== build 17 ==
==> flow/design.v <==
`timescale 1ns / 1ps
module magnitude_wrapper(
	input aclk,
	input aresetn,
	input s_i_data_valid,
	output reg s_o_data_ready,
	input [31:0] s_i_data,
	output reg m_o_data_valid,
	input m_i_data_ready,
	output reg [31:0] m_o_data
    );
	reg [31:0] o_data_temp;
	reg [15:0] data_real;
	reg [15:0] data_imag;
	reg start_calc;
	reg ack_calc;
	wire [15:0] in_real = s_i_data[15:0];
	wire [15:0] in_imag = s_i_data[31:16];
	always @ (posedge aclk)
		begin
			if (aresetn == 0) begin
				s_o_data_ready <= 1'b0;
				start_calc <= 1'b0;
			end
			if (ack_calc == 1'b1) begin
				start_calc <= 0;
			end
			if ( (s_i_data_valid == 1'b1) && (ack_calc == 0)) begin
				if (in_real[15] == 1'b1)
					data_real <= ~in_real + 16'd1;
				else
					data_real <= in_real;
				if (in_imag[15] == 1'b1)
					data_imag <= ~in_imag + 16'd1;
				else
					data_imag <= in_imag;
				s_o_data_ready <= 1;
				start_calc <= 1'b1;
			end
		end
	always @ (posedge aclk)
		begin
			if (aresetn == 0) begin
				ack_calc <= 0;
			end
			if (start_calc == 1'b1) begin
				ack_calc <= 1;
				o_data_temp <= data_real*data_real + data_imag*data_imag;
			end
			else begin
				ack_calc <= 0;
			end
		end
	always @ (posedge aclk)
		begin
			if (aresetn == 0) begin
				m_o_data_valid <= 1'b0;
			end
			if (m_i_data_ready == 1'b1) begin
				if (ack_calc == 0) begin
					m_o_data_valid <= 1'b0;
				end
				else begin
					m_o_data_valid <= 1'b1;
					m_o_data <= o_data_temp;
				end
			end
		end
endmodule
export LEC_CHECK = 0
export ABC_AREA = 1
export CAP_MARGIN = 20
export CORE_ASPECT_RATIO = 1.32
export CORE_MARGIN = 9
export CORE_UTILIZATION = 17
export CTS_CLUSTER_DIAMETER = 45
export CTS_CLUSTER_SIZE = 35
export GPL_ROUTABILITY_DRIVEN = 0
export GPL_TIMING_DRIVEN = 1
export MAX_ROUTING_LAYER = met4
export MIN_ROUTING_LAYER = met1
export SLEW_MARGIN = 20
export TNS_END_PERCENT = 70
create_clock -name core_clock -period 11.2 [get_ports {aclk}]
run.sh (not shown) runs the stock make flow with config.mk's settings and CLKGATE_MAP_FILE=.
#### Input delta (build 16 over build 17)
- MIN_ROUTING_LAYER now met2, was met1
- ABC_AREA no longer set, was 1
Comparing build 16 against build 17, there is no change at all in sequential cell count.
Number of inverters outside the clock class in the layout (build 16 vs. build 17) decreases by more than a quarter
Measured against build 16, the tapcell count of build 17 comes out at 1.08 times the reference value.
Build 16 went all the way through synthesis, placement and routing and the layout is clean on timing, DRC and antenna.
Share of the final layout cell area in sequential cells on build 16 is up relative to build 17.
Setup changes, build 16 to build 57
- CORE_MARGIN: 9 -> 2
- GPL_TIMING_DRIVEN: 1 -> unset
- CTS_CLUSTER_SIZE: 35 -> 34
- MAX_ROUTING_LAYER: met4 -> unset
- CTS_CLUSTER_DIAMETER: 45 -> unset
- CORE_UTILIZATION: 17 -> 72
- GPL_ROUTABILITY_DRIVEN: 0 -> unset
- TNS_END_PERCENT: 70 -> unset
- CORE_ASPECT_RATIO: 1.32 -> unset
- MIN_ROUTING_LAYER: met2 -> unset
- the clock period (ns, I/O delays scaled along): 11.2 -> 6.18
Notes after the runs:
[flow] build 57 | stages: complete | final checks: fail | reason: setup timing. Summary of build 57 over build 16: setup clock skew after layout grew by 0.0074 ns; arrival time at the worst endpoint shrank by 0.12 ns; final area grew by about 9%; total of max-cap violations held steady. Build 57 vs build 16 — utilization rose 72 points. In build 57 the via count turned out 676 lower than in build 16.
Relative to build 57, the following input files were edited for build 65:
- setting ABC_AREA to 1 for the first time
- changing CTS_CLUSTER_SIZE from 34 to 76
- setting PLACE_DENSITY_LB_ADDON to 0.28 for the first time
- changing the clock period (ns, I/O delays scaled along) from 6.18 to 6.46
Results
Finished, but not clean: build 65, with setup timing. Headroom to the max-slew limit is higher on build 65. On total of endpoints with negative setup slack in the final report: between build 65 and build 57, it ends up lower for build 65. Per the comparison of build 65 with build 57, overall fraction of global-route tracks in use now smaller, global-route wire length before repair now larger, signed area change from the synthesized netlist to the final layout now smaller. For build 65, the slowest library cell on the worst path was sky130_fd_sc_hd__fa_2, unlike build 57, where it was sky130_fd_sc_hd__fa_1.


// magnitude_wrapper: RTL as listed in full above, without the edits since
clock: 11.4 ns
lec_check: 0
cap_margin: 15
cell_pad_in_sites_detail_placement: 2
core_margin: 3
core_utilization: 26
gpl_routability_driven: 0
min_routing_layer: met2
setup_slack_margin: -0.36
slew_margin: 20
The first run produced a clean layout.
Next try:
Settings changed: CAP_MARGIN 15 to 30, CELL_PAD_IN_SITES_DETAIL_PLACEMENT 2 to not set, CORE_ASPECT_RATIO set to 1.23, CORE_MARGIN 3 to 2, CORE_UTILIZATION 26 to 22, GPL_ROUTABILITY_DRIVEN 0 to not set, HOLD_SLACK_MARGIN set to 0.24, MIN_ROUTING_LAYER met2 to not set, PLACE_DENSITY set to 0.95.
The changed run went through all stages and came out clean.
Worst setup slack gains 0.93 ns.
Clock-buffer cell count does not change.
Fmax goes up by 12%.
Area after synthesis does not change.
Via count goes down by 29%.
Non-clock buffer count does not change.
Wire length goes down by 32%.
Hold slack loses 0.020 ns.
Next try:
Settings changed: CORE_ASPECT_RATIO 1.23 to not set, CORE_UTILIZATION 22 to 72, CTS_CLUSTER_SIZE set to 22, HOLD_SLACK_MARGIN 0.24 to not set, PLACE_DENSITY 0.95 to not set.
Clock period 11.4 ns to 13.2 ns, I/O delays scaled along.
Effect: The new run went through all stages and came out clean; maximum frequency rose by 0.32%; worst setup slack improved by 1.8 ns.
Next try:
Settings changed: ABC_AREA set to 1, CAP_MARGIN 30 to 20, CTS_CLUSTER_SIZE 22 to not set, SETUP_SLACK_MARGIN -0.36 to not set.
Clock period 13.2 ns to 11.6 ns, I/O delays scaled along.
Via count rose by about a fifth; area after synthesis went up by a few percent; synthesized cell count increases by a quarter to a third; design area came out higher by a few percent.
